Design comparator_latch, start of the top module:
module comparator_latch #
(
  parameter n_to_response_time = -1038,
  parameter p_to_response_time = -1020,
  parameter const_response_time = 1285,
  parameter n_to_tau = -1248,
  parameter p_to_tau = 1037,
  parameter const_tau = 1042,
  parameter n_to_response_time_lh = -1752,
  parameter p_to_response_time_lh = -1006,
  parameter const_response_time_lh = 1185,
  parameter n_to_tau_lh = 1131,
  parameter p_to_tau_lh = -1115,
  parameter const_tau_lh = 1529
)
(
  input clk,
  input reset,
  input sys_clk,
  input [15-1:0] n,
  input [15-1:0] p,
  output [35-1:0] out
);
export LEC_CHECK = 0
export ABC_AREA = 0
export CAP_MARGIN = 20
export CELL_PAD_IN_SITES_DETAIL_PLACEMENT = 0
export CORE_ASPECT_RATIO = 1.03
export CORE_MARGIN = 2
export CORE_UTILIZATION = 66
export CTS_CLUSTER_SIZE = 37
export GPL_TIMING_DRIVEN = 1
export HOLD_SLACK_MARGIN = 0.29
export MIN_ROUTING_LAYER = met1
export SETUP_SLACK_MARGIN = 0.74
export SLEW_MARGIN = 20
create_clock -name core_clock -period 13.8 [get_ports {clk}]
run.sh (not shown) runs the stock make flow with config.mk's settings and CLKGATE_MAP_FILE=.
The baseline reached the layout checks and failed them: setup timing.
Change:
==> flow/config.mk (replaced) <==
export PLATFORM = sky130hd
export DESIGN_NAME = comparator_latch
export DESIGN_NICKNAME = comparator_latch
export VERILOG_FILES = /design/flow/design.v
export SDC_FILE = /design/flow/constraint.sdc
export NUM_CORES = 4
export LEC_CHECK = 0
export CAP_MARGIN = 20
export CORE_MARGIN = 2
export CORE_UTILIZATION = 17
export SLEW_MARGIN = 20
==> flow/constraint.sdc (replaced) <==
create_clock -name core_clock -period 24.8 [get_ports {clk}]
set_input_delay 4.9600 -clock core_clock [delete_from_list [all_inputs] [get_ports {clk}]]
set_output_delay 4.9600 -clock core_clock [all_outputs]
set_load 0.01 [all_outputs]
Outcome: The changed run passed the timing, DRC and antenna checks. Wire length shrinks by 16%. Via count shrinks by 15%. Count of clock-buffer cells in the layout shrinks by 1. Global-route usage shrinks by 27 points. Cell count grows by 25%. Register-to-register slack improves by 11 ns. First-iteration DRC count shrinks by about 33%. Synthesized area is unchanged.
Change:
--- a/flow/config.mk
+++ b/flow/config.mk
@@ -8,4 +8,6 @@
 export CAP_MARGIN = 20
 export CORE_MARGIN = 2
-export CORE_UTILIZATION = 17
+export CORE_UTILIZATION = 71
+export CTS_CLUSTER_DIAMETER = 344
+export MAX_ROUTING_LAYER = met4
 export SLEW_MARGIN = 20
==> flow/constraint.sdc (replaced) <==
create_clock -name core_clock -period 17.7 [get_ports {clk}]
set_input_delay 3.5400 -clock core_clock [delete_from_list [all_inputs] [get_ports {clk}]]
set_output_delay 3.5400 -clock core_clock [all_outputs]
set_load 0.01 [all_outputs]
The changed run completed and failed the layout checks on setup timing.
Clock-buffer cell count does not change.
Die size went down by 76%.
Final cell count went down by about 22%.
Global-route usage went up by 32 points.
Change:
--- a/flow/config.mk
+++ b/flow/config.mk
@@ -8,6 +8,4 @@
 export CAP_MARGIN = 20
 export CORE_MARGIN = 2
-export CORE_UTILIZATION = 71
-export CTS_CLUSTER_DIAMETER = 344
-export MAX_ROUTING_LAYER = met4
+export CORE_UTILIZATION = 40
 export SLEW_MARGIN = 20
==> flow/constraint.sdc (replaced) <==
create_clock -name core_clock -period 19.5 [get_ports {clk}]
set_input_delay 3.9000 -clock core_clock [delete_from_list [all_inputs] [get_ports {clk}]]
set_output_delay 3.9000 -clock core_clock [all_outputs]
set_load 0.01 [all_outputs]
Outcome:
- The changed run produced a layout that fails on setup timing
- clock skew is about the same
- flip-flop count is unchanged
- register-to-register slack improved by 1.8 ns
- wire length went down by about 13%
- hold slack loses 0.016 ns
- setup slack improves by 1.7 ns
- first-iteration DRC count decreases by about 28%
- core utilization is lower by 37 points


comparator_latch again, from the RTL that the note above started with.
export LEC_CHECK = 0
export ABC_AREA = 1
export CAP_MARGIN = 20
export CORE_MARGIN = 2
export CORE_UTILIZATION = 71
export CTS_CLUSTER_DIAMETER = 344
export CTS_CLUSTER_SIZE = 17
export MAX_ROUTING_LAYER = met4
export SLEW_MARGIN = 20
create_clock -name core_clock -period 17.3 [get_ports {clk}]
The first run finished but fails on negative setup slack.
Next try:
- ABC_AREA: 1 -> unset
- CORE_UTILIZATION: 71 -> 70
- CTS_CLUSTER_DIAMETER: 344 -> unset
- CTS_CLUSTER_SIZE: 17 -> unset
- clock period: 17.3 -> 19.5 ns (I/O delays scaled with it)
The changed run completed, yet does not pass: negative setup slack. Register-to-register slack improved by 2.3 ns. Synthesized area came out lower by 5.5%. Count of clock-buffer cells in the layout is unchanged. Final area came out lower by 10%. Non-clock buffer count came out lower by 296. First-iteration DRC count came out lower by about 70%. Via count came out lower by 25%.
Next try:
- ABC_AREA: unset -> 1
- CORE_UTILIZATION: 70 -> 71
- CTS_CLUSTER_DIAMETER: unset -> 344
- CTS_CLUSTER_SIZE: unset -> 53
- clock period: 19.5 -> 17.1 ns (I/O delays scaled with it)
This time the run died in global routing on GRT-0232. Synthesized area grows by 5.8%. Die size grows by 4.3%. Synthesized cell count grows by 19%.
Next try:
- ABC_AREA: 1 -> unset
- CORE_UTILIZATION: 71 -> 66
- CTS_CLUSTER_DIAMETER: 344 -> unset
- CTS_CLUSTER_SIZE: 53 -> unset
- MAX_ROUTING_LAYER: met4 -> unset
- clock period: 17.1 -> 14.6 ns (I/O delays scaled with it)
=>
- With this change the flow finished but failed the layout checks on negative setup slack
- synthesized cell count is lower by about a fifth
- die area is higher slightly
- area after synthesis is lower by a few percent


Starting RTL as in the previous note.
Design comparator_latch, start of the top module:
module comparator_latch #
(
  parameter n_to_response_time = -1038,
  parameter p_to_response_time = -1020,
  parameter const_response_time = 1285,
  parameter n_to_tau = -1248,
  parameter p_to_tau = 1037,
  parameter const_tau = 1042,
  parameter n_to_response_time_lh = -1752,
  parameter p_to_response_time_lh = -1006,
  parameter const_response_time_lh = 1185,
  parameter n_to_tau_lh = 1131,
  parameter p_to_tau_lh = -1115,
  parameter const_tau_lh = 1529
)
(
  input clk,
  input reset,
  input sys_clk,
  input [15-1:0] n,
  input [15-1:0] p,
  output [35-1:0] out
);
Settings: LEC_CHECK=0, ABC_AREA=1, CAP_MARGIN=20, CORE_ASPECT_RATIO=0.5, CORE_MARGIN=2, CORE_UTILIZATION=71, CTS_CLUSTER_DIAMETER=272, CTS_CLUSTER_SIZE=96, PLACE_DENSITY=0.38, SLEW_MARGIN=20; clock period 13.3 ns.
The baseline died in 5_1_grt (GRT-0116).
Change:
==> flow/config.mk (replaced) <==
export PLATFORM = sky130hd
export DESIGN_NAME = comparator_latch
export DESIGN_NICKNAME = comparator_latch
export VERILOG_FILES = /design/flow/design.v
export SDC_FILE = /design/flow/constraint.sdc
export NUM_CORES = 4
export LEC_CHECK = 0
export CAP_MARGIN = 20
export CORE_MARGIN = 2
export CORE_UTILIZATION = 40
export SLEW_MARGIN = 20
==> flow/constraint.sdc (replaced) <==
create_clock -name core_clock -period 24.8 [get_ports {clk}]
set_input_delay 4.9600 -clock core_clock [delete_from_list [all_inputs] [get_ports {clk}]]
set_output_delay 4.9600 -clock core_clock [all_outputs]
set_load 0.01 [all_outputs]
Result: The new run passed the timing, DRC and antenna checks; die area is higher by 66%; synthesized cell count fell by 16%; synthesized area falls by 5.5%.
Change:
--- a/flow/config.mk
+++ b/flow/config.mk
@@ -9,3 +9,4 @@
 export CORE_MARGIN = 2
-export CORE_UTILIZATION = 40
+export CORE_UTILIZATION = 71
+export CTS_CLUSTER_DIAMETER = 103
 export SLEW_MARGIN = 20
==> flow/constraint.sdc (replaced) <==
create_clock -name core_clock -period 19.6 [get_ports {clk}]
set_input_delay 3.9200 -clock core_clock [delete_from_list [all_inputs] [get_ports {clk}]]
set_output_delay 3.9200 -clock core_clock [all_outputs]
set_load 0.01 [all_outputs]
Result: Now the flow completed, yet does not pass: negative setup slack. Wire length goes up by about a fifth. Clock skew hardly moves. Sequential share of layout area fell by 0.11 points. Area after synthesis is unchanged.
Change:
--- a/flow/config.mk
+++ b/flow/config.mk
@@ -7,2 +7,3 @@
 export LEC_CHECK = 0
+export ABC_AREA = 1
 export CAP_MARGIN = 20
@@ -11,2 +12,5 @@
 export CTS_CLUSTER_DIAMETER = 103
+export MAX_ROUTING_LAYER = met4
+export PLACE_DENSITY_LB_ADDON = 0.05
+export SETUP_SLACK_MARGIN = 4.87
 export SLEW_MARGIN = 20
==> flow/constraint.sdc (replaced) <==
create_clock -name core_clock -period 16.4 [get_ports {clk}]
set_input_delay 3.2800 -clock core_clock [delete_from_list [all_inputs] [get_ports {clk}]]
set_output_delay 3.2800 -clock core_clock [all_outputs]
set_load 0.01 [all_outputs]
With this change the flow did not get past 5_1_grt. Synthesized cell count went up by 19%. Synthesized area came out higher by 5.8%. Die size grows by 5.7%.
Change:
==> flow/config.mk (replaced) <==
export PLATFORM = sky130hd
export DESIGN_NAME = comparator_latch
export DESIGN_NICKNAME = comparator_latch
export VERILOG_FILES = /design/flow/design.v
export SDC_FILE = /design/flow/constraint.sdc
export NUM_CORES = 4
export LEC_CHECK = 0
export CAP_MARGIN = 20
export CORE_MARGIN = 2
export CORE_UTILIZATION = 40
export SLEW_MARGIN = 20
==> flow/constraint.sdc (replaced) <==
create_clock -name core_clock -period 26.0 [get_ports {clk}]
set_input_delay 5.2000 -clock core_clock [delete_from_list [all_inputs] [get_ports {clk}]]
set_output_delay 5.2000 -clock core_clock [all_outputs]
set_load 0.01 [all_outputs]
Outcome: This time the run went through all stages and came out clean; die area climbs by 67%; synthesized cell count shrinks by 16%; synthesized area went down by 5.5%.
Change:
--- a/flow/config.mk
+++ b/flow/config.mk
@@ -7,2 +7,3 @@
 export LEC_CHECK = 0
+export ABC_AREA = 1
 export CAP_MARGIN = 20
@@ -10,2 +11,8 @@
 export CORE_UTILIZATION = 40
+export CTS_CLUSTER_DIAMETER = 100
+export CTS_CLUSTER_SIZE = 99
+export HOLD_SLACK_MARGIN = 0.29
+export PLACE_DENSITY = 0.72
+export SETUP_SLACK_MARGIN = -2.0
 export SLEW_MARGIN = 20
+export TNS_END_PERCENT = 25
Outcome: Non-clock buffer count drops by 27; core utilization drops by 0.19 points; final area climbs by 5.5%; maximum frequency climbs by 1.3%; via count climbs by 18%.
